==> inputs of v35 <==
==> flow/design.v (excerpt) <==
module processor(clk,rst,ld,kernel,o_img_re,o_img_addr,i_img_data,
                 o_out_we,o_out_addr,o_out_data,o_complete);
Settings: LEC_CHECK=0, CAP_MARGIN=5, CELL_PAD_IN_SITES_DETAIL_PLACEMENT=1, CELL_PAD_IN_SITES_GLOBAL_PLACEMENT=2, CORE_MARGIN=2, CORE_UTILIZATION=40, GPL_TIMING_DRIVEN=0, MAX_ROUTING_LAYER=met4, MIN_ROUTING_LAYER=met2, PLACE_DENSITY=0.61, SETUP_SLACK_MARGIN=1.31, SLEW_MARGIN=20; clock period 5.21 ns.
run.sh (not shown) runs the stock make flow with config.mk's settings and CLKGATE_MAP_FILE=.
==> inputs of v39, as changes to v35 <==
ABC_AREA = 1   (was default)
CAP_MARGIN = 40   (was 5)
CELL_PAD_IN_SITES_DETAIL_PLACEMENT = default   (was 1)
CELL_PAD_IN_SITES_GLOBAL_PLACEMENT = default   (was 2)
CORE_ASPECT_RATIO = 0.5   (was default)
CORE_UTILIZATION = 72   (was 40)
CTS_CLUSTER_DIAMETER = 400   (was default)
CTS_CLUSTER_SIZE = 99   (was default)
GPL_TIMING_DRIVEN = default   (was 0)
MAX_ROUTING_LAYER = default   (was met4)
MIN_ROUTING_LAYER = default   (was met2)
PLACE_DENSITY = default   (was 0.61)
SETUP_SLACK_MARGIN = 1.67   (was 1.31)
==> flow/constraint.sdc (replaced) <==
create_clock -name core_clock -period 5.69 [get_ports {clk}]
set_input_delay 1.1380 -clock core_clock [delete_from_list [all_inputs] [get_ports {clk}]]
set_output_delay 1.1380 -clock core_clock [all_outputs]
set_load 0.01 [all_outputs]
==> load_flow_metrics.sql <==
-- flow metrics import
INSERT INTO impl_metrics (metric_group, metric, value, unit) VALUES
('synthesis', 'edf_count', '1168', ''),
('placed_design', 'place_hpwl', '275000', 'um'),
('status', 'flow.first_error', '[ERROR GRT-0228] Horizontal edge usage exceeds the maximum allowed. (28, 14) usage=65535 limit=3200', ''),
('status', 'stop_stage', 'global routing', ''),
('floorplanning', 'floorplan.rows', '95', ''),
('status', 'run_status', 'stopped before the end', '');
-- figures above: v39

==> load_flow_metrics.sql <==
-- flow metrics import
INSERT INTO impl_metrics (metric_group, metric, value, unit) VALUES
('status', 'run_status', 'stopped before the end', ''),
('floorplanning', 'floorplan.rows', '173', ''),
('placed_design', 'place_hpwl', '360000', 'um'),
('synthesis', 'edf_count', '1144', ''),
('status', 'stop_stage', 'global routing', ''),
('status', 'flow.first_error', '[ERROR GRT-0116] Global routing finished with congestion. Check the congestion regions in the DRC Viewer.', '');
-- figures above: v35


========
==> run a <==
processor again, from the RTL that the note above started with.
export LEC_CHECK = 0
export CAP_MARGIN = 20
export CORE_ASPECT_RATIO = 0.5
export CORE_MARGIN = 2
export CORE_UTILIZATION = 72
export CTS_CLUSTER_DIAMETER = 356
export CTS_CLUSTER_SIZE = 100
export PLACE_DENSITY = 0.36
export SLEW_MARGIN = 20
export TNS_END_PERCENT = 10
create_clock -name core_clock -period 5.44 [get_ports {clk}]
==> inputs of run b, as changes to run a <==
==> flow/config.mk (replaced) <==
export PLATFORM = sky130hd
export DESIGN_NAME = processor
export DESIGN_NICKNAME = processor
export VERILOG_FILES = /design/flow/design.v
export SDC_FILE = /design/flow/constraint.sdc
export NUM_CORES = 4
export LEC_CHECK = 0
export CAP_MARGIN = 5
export CELL_PAD_IN_SITES_DETAIL_PLACEMENT = 1
export CELL_PAD_IN_SITES_GLOBAL_PLACEMENT = 2
export CORE_MARGIN = 2
export CORE_UTILIZATION = 40
export GPL_TIMING_DRIVEN = 0
export MIN_ROUTING_LAYER = met2
export SLEW_MARGIN = 20
==> flow/constraint.sdc (replaced) <==
create_clock -name core_clock -period 5.21 [get_ports {clk}]
set_input_delay 1.0420 -clock core_clock [delete_from_list [all_inputs] [get_ports {clk}]]
set_output_delay 1.0420 -clock core_clock [all_outputs]
set_load 0.01 [all_outputs]
==> CHANGELOG.md <==
### Changed

- Final GP Congestion: 1.14
- Error: [ERROR GRT-0116] Global routing finished with congestion. Check the congestion regions in the DRC Viewer.
- Met1 Resource Use GR: 0.768
- GRT overflow: 15
- Outcome: did not finish
- Failed at: global routing (5_1_grt)
# the run above: run a

==> CHANGELOG.md <==
### Changed

- Outcome: did not finish
- Failed at: global routing (5_1_grt)
- Error: [ERROR GRT-0116] Global routing finished with congestion. Check the congestion regions in the DRC Viewer.
- Met1 Resource Use GR: 0
- Final GP Congestion: 1.15
- GRT overflow: 67
# the run above: run b


========
==> run C: inputs <==
processor again, from the RTL that the note above started with.
make LEC_CHECK=0 ABC_AREA=1 CAP_MARGIN=20 CELL_PAD_IN_SITES_GLOBAL_PLACEMENT=3 CORE_MARGIN=2 CORE_UTILIZATION=30 MAX_ROUTING_LAYER=met4 MIN_ROUTING_LAYER=met1 SLEW_MARGIN=40 TNS_END_PERCENT=80 finish   # period 11.0 ns
==> run A: changes against run C <==
==> flow/config.mk (replaced) <==
export PLATFORM = sky130hd
export DESIGN_NAME = processor
export DESIGN_NICKNAME = processor
export VERILOG_FILES = /design/flow/design.v
export SDC_FILE = /design/flow/constraint.sdc
export NUM_CORES = 4
export LEC_CHECK = 0
export CAP_MARGIN = 20
export CORE_MARGIN = 2
export CORE_UTILIZATION = 72
export CTS_CLUSTER_SIZE = 42
export GPL_TIMING_DRIVEN = 1
export HOLD_SLACK_MARGIN = 0.28
export MAX_ROUTING_LAYER = met5
export PLACE_DENSITY_LB_ADDON = 0.26
export SLEW_MARGIN = 20
export TNS_END_PERCENT = 75
==> flow/constraint.sdc (replaced) <==
create_clock -name core_clock -period 7.23 [get_ports {clk}]
set_input_delay 1.4460 -clock core_clock [delete_from_list [all_inputs] [get_ports {clk}]]
set_output_delay 1.4460 -clock core_clock [all_outputs]
set_load 0.01 [all_outputs]
==> notes <==
Run A never finished: it broke off in 5_1_grt with GRT-0116. Run C completed without violations. The die area of run C is 2.6 times that of run A. In run C the synthesized cell count is larger than in run A, by about 70%. Of run C and run A, run C has the higher area after synthesis (gap about 9%, measured against run A).
==> figures <==
quantity	run C	run A
Synth Instances	12,190	7,279
Post-Synthesis Cell Area	0.09733 mm2	0.08929 mm2
Placed Cells incl. Taps	16,710	9,514
Yosys Chip Area	0.09733 mm2	0.08929 mm2
Count of library flops with an enable pin	1,168	1,144
Parity-gate share of the synthesized area counting xor and xnor cells	1.665%	2.040%
Status	complete, no violations	stopped before the end
Failing step	-	5_1_grt
Area post-placement	0.1057 mm2	0.09661 mm2
Detailed placement HPWL	329,500 um	263,600 um
Mean cell area of the mapped netlist	7.984 um2	12.27 um2
Die outline area	0.3290 mm2	0.1268 mm2
Post-synthesis compound-gate area fraction	9.849%	10.19%
Routability congestion estimate	0.9442	1.112
Cell count in the Yosys report	12,190	7,279
Die x size	573.6 um	356.1 um
CTS Buf Count	189	147
Distinct cells, synth	66	102
Number of clock sinks seen by CTS	1,481	1,457
Setup Buffers After CTS	0	24
Floorplan core area	0.3235 mm2	0.1233 mm2
Die Y-Extent	573.6 um	356.1 um
Cell resize tally after clock tree synthesis	0	94
Most used standard cell by instance count after synthesis	nand2_1	edfxtp_1
